Setup of build 14:
// MAC_Unit
module MAC_Unit #(parameter WIDTH=32) (
    input logic clk,
    input logic reset,
    input  logic [WIDTH-1:0] a,
    input  logic [WIDTH-1:0] b,
    output logic [WIDTH*2-1:0] result
);
Settings: LEC_CHECK=0, ABC_AREA=0, CAP_MARGIN=20, CORE_MARGIN=2, CORE_UTILIZATION=72, CTS_CLUSTER_DIAMETER=376, CTS_CLUSTER_SIZE=98, HOLD_SLACK_MARGIN=-0.08, SETUP_SLACK_MARGIN=-0.46, SLEW_MARGIN=20, TNS_END_PERCENT=5; clock period 4.88 ns.
run.sh (not shown) runs the stock make flow with config.mk's settings and CLKGATE_MAP_FILE=.
In build 14 the implementation completed, yet the final layout does not meet the checks, the culprit being setup timing.
The following lists how build 37 was set up differently from build 14:
==> flow/config.mk <==
export PLATFORM = sky130hd
export DESIGN_NAME = MAC_Unit
export DESIGN_NICKNAME = MAC_Unit
export VERILOG_FILES = /design/flow/design.v
export SDC_FILE = /design/flow/constraint.sdc
export NUM_CORES = 4
export LEC_CHECK = 0
export CAP_MARGIN = 20
export CORE_MARGIN = 2
export CORE_UTILIZATION = 72
export CTS_CLUSTER_SIZE = 15
export SETUP_SLACK_MARGIN = -0.43
export SLEW_MARGIN = 20
==> flow/constraint.sdc <==
create_clock -name core_clock -period 7.36 [get_ports {clk}]
set_input_delay 1.4720 -clock core_clock [delete_from_list [all_inputs] [get_ports {clk}]]
set_output_delay 1.4720 -clock core_clock [all_outputs]
set_load 0.01 [all_outputs]
==> comparison <==
FAIL for each of build 14 and build 37
Nothing crashed in build 14 and all stages finished; the problem is that the final layout failed, the offending checks being setup timing.
Build 37 finished all stages; layout check result: FAIL, due to setup timing.
Run comparison: build 37 end point of the critical path mult_result[63]; build 14 end point of the critical path mult_result[61]
Build 37 — area growth from synthesis to layout 2.4 points lower, build 14 as reference
Non-clock buffer instance count of the final layout went down by more than 10% going from build 14 to build 37.
Delta (build 37 minus build 14): slew of the pin with the lowest slew margin moved up; data arrival at the endpoint of the critical path climbed 0.17 ns; number of gates on the worst path with buffers counted down 3.7%.
Build 14 reports its library cell contributing the largest single delay on the critical path as sky130_fd_sc_hd__fa_1 while build 37 reports sky130_fd_sc_hd__fa_2.
For build 32, these inputs were changed with respect to build 37:
diff --git a/flow/config.mk b/flow/config.mk
--- a/flow/config.mk
+++ b/flow/config.mk
@@ -7,7 +7,10 @@
 export LEC_CHECK = 0
+export ABC_AREA = 1
 export CAP_MARGIN = 20
+export CORE_ASPECT_RATIO = 0.5
 export CORE_MARGIN = 2
 export CORE_UTILIZATION = 72
-export CTS_CLUSTER_SIZE = 15
-export SETUP_SLACK_MARGIN = -0.43
+export CTS_CLUSTER_DIAMETER = 379
+export CTS_CLUSTER_SIZE = 100
+export SETUP_SLACK_MARGIN = 1.22
 export SLEW_MARGIN = 20
==> flow/constraint.sdc <==
create_clock -name core_clock -period 4.49 [get_ports {clk}]
set_input_delay 0.8980 -clock core_clock [delete_from_list [all_inputs] [get_ports {clk}]]
set_output_delay 0.8980 -clock core_clock [all_outputs]
set_load 0.01 [all_outputs]
The flow ended early for build 32: it failed with a tool error in global routing.
Post-synth area from yosys stat: build 32 > build 37
On synthesized cell count, the lower figure sits with build 37, not build 32.
Going from build 37 to build 32, net count entering floorplan grew by more than a quarter.
Taking build 37 as the reference, in build 32 pre-placement core utilization went down 0.25 points, width of the chip went up 49%, area fraction in and, or, nand and nor cells after synthesis went up 5.6 points.
Against build 37, core area in build 32 came out worse.
The lower area after synthesis came out of build 37.
Measured against each other, build 37 and build 32 differ in synthesized-area fraction occupied by ao, oa, aoi and oai cells, the higher figure coming from build 37.
Build 32 vs build 37, die footprint went up by about 12%.
Changes in build 38 relative to build 32:
==> flow/config.mk <==
export PLATFORM = sky130hd
export DESIGN_NAME = MAC_Unit
export DESIGN_NICKNAME = MAC_Unit
export VERILOG_FILES = /design/flow/design.v
export SDC_FILE = /design/flow/constraint.sdc
export NUM_CORES = 4
export LEC_CHECK = 0
export CAP_MARGIN = 20
export CORE_MARGIN = 2
export CORE_UTILIZATION = 72
export PLACE_DENSITY_LB_ADDON = 0.24
export SLEW_MARGIN = 20
==> flow/constraint.sdc <==
create_clock -name core_clock -period 7.29 [get_ports {clk}]
set_input_delay 1.4580 -clock core_clock [delete_from_list [all_inputs] [get_ports {clk}]]
set_output_delay 1.4580 -clock core_clock [all_outputs]
set_load 0.01 [all_outputs]
==> results <==
STATUS run=build 38 STAGES=ALL_DONE FINAL_CHECKS=FAILED CAUSE=setup timing
The area after synthesis in build 32 is 1.12 times that in build 38.
Chip area from the yosys synthesis statistics delta for build 38 relative to build 32: about 10% lower
Build 38 against build 32: tally of unique sky130hd cells used after synthesis +230%, area of the core moved down, area fraction in mux cells was more or less identical, average size of a mapped cell now larger, last weighted congestion value of the routability-driven placer decreased by 7.9% relative to the old numbers.
What build 38 reported for synthesized cell count has to be multiplied by 1.5 to get the figure for build 32.
As far as number of I/O pins goes, build 32 and build 38 are indistinguishable; the numbers are identical.
Vertical die dimension is higher on build 38
Between build 32 and build 38, the count of port buffers added during placement figures differ only marginally.

## JK
MAC_Unit again, from the RTL that the note above started with.
Design MAC_Unit, start of the top module:
module MAC_Unit #(parameter WIDTH=32) (
    input logic clk,
    input logic reset,
    input  logic [WIDTH-1:0] a,
    input  logic [WIDTH-1:0] b,
    output logic [WIDTH*2-1:0] result
);
    logic [WIDTH-1:0] a_reg, b_reg;
    logic [WIDTH*2-1:0] mult_result;  
    always_ff@(posedge clk or posedge reset) begin
        if (reset) begin
            a_reg <= '0;
            b_reg <= '0;
            mult_result <= '0;
            result <= '0;
        end else begin
            a_reg <= a;
            b_reg <= b;
            mult_result <= a_reg * b_reg;  
            result <= mult_result + result;  
        end 
    end
endmodule
export LEC_CHECK = 0
export ABC_AREA = 0
export CAP_MARGIN = 5
export CELL_PAD_IN_SITES_DETAIL_PLACEMENT = 2
export CELL_PAD_IN_SITES_GLOBAL_PLACEMENT = 1
export CORE_ASPECT_RATIO = 0.93
export CORE_MARGIN = 6
export CORE_UTILIZATION = 40
export CTS_CLUSTER_DIAMETER = 249
export MAX_ROUTING_LAYER = met4
export PLACE_DENSITY_LB_ADDON = 0.1
export SLEW_MARGIN = 35
export TNS_END_PERCENT = 25
create_clock -name core_clock -period 9.19 [get_ports {clk}]
JK: all stages complete, timing, DRC and antenna checks passed
Inputs modified between JK and MS:
# JK
export LEC_CHECK = 0
export ABC_AREA = 0
export CAP_MARGIN = 5
export CELL_PAD_IN_SITES_DETAIL_PLACEMENT = 2
export CELL_PAD_IN_SITES_GLOBAL_PLACEMENT = 1
export CORE_ASPECT_RATIO = 0.93
export CORE_MARGIN = 6
export CORE_UTILIZATION = 40
export CTS_CLUSTER_DIAMETER = 249
export MAX_ROUTING_LAYER = met4
export PLACE_DENSITY_LB_ADDON = 0.1
export SLEW_MARGIN = 35
export TNS_END_PERCENT = 25
create_clock -name core_clock -period 9.19 [get_ports {clk}]
# MS
export LEC_CHECK = 0
export ABC_AREA = 1
export CAP_MARGIN = 20
export CORE_MARGIN = 2
export CORE_UTILIZATION = 40
export CTS_CLUSTER_DIAMETER = 383
export CTS_CLUSTER_SIZE = 31
export MAX_ROUTING_LAYER = met4
export SLEW_MARGIN = 20
create_clock -name core_clock -period 9.0 [get_ports {clk}]
## What came out
MS | stages: all done | timing, DRC, antenna: all pass
As of MS, layout inverter count without the clock tree had risen by more than 100% compared to JK.
Compared with JK, in MS sequential share of layout area shrank by 1.0 points, non-clock buffer count shrank by 44.
On MS: cell area after layout is 4900 um^2 higher than what JK gave.
Diff MS and JK: final net count lower in JK
Compared with JK, MS shows total nets after synthesis higher by about 36%.
On total number of vias, MS does worse than JK.
Changes in AL relative to MS:
# MS
export LEC_CHECK = 0
export ABC_AREA = 1
export CAP_MARGIN = 20
export CORE_MARGIN = 2
export CORE_UTILIZATION = 40
export CTS_CLUSTER_DIAMETER = 383
export CTS_CLUSTER_SIZE = 31
export MAX_ROUTING_LAYER = met4
export SLEW_MARGIN = 20
create_clock -name core_clock -period 9.0 [get_ports {clk}]
# AL
export LEC_CHECK = 0
export CAP_MARGIN = 20
export CORE_MARGIN = 2
export CORE_UTILIZATION = 72
export CTS_CLUSTER_SIZE = 98
export SLEW_MARGIN = 20
export TNS_END_PERCENT = 5
create_clock -name core_clock -period 4.88 [get_ports {clk}]
## What came out
Compared to MS, the routing of AL uses less wire. No crash in AL: every stage finished, but the layout fails its final checks due to setup timing. Multi-input combinational cell count of AL falls short of that of MS by more than 10%. Summary of AL over MS: combinational share of cell area up 2.9 points, met2 track demand over resource in global routing grew by 26 points. Sort AL and MS by worst setup slack before clock tree synthesis, descending, and MS comes first.
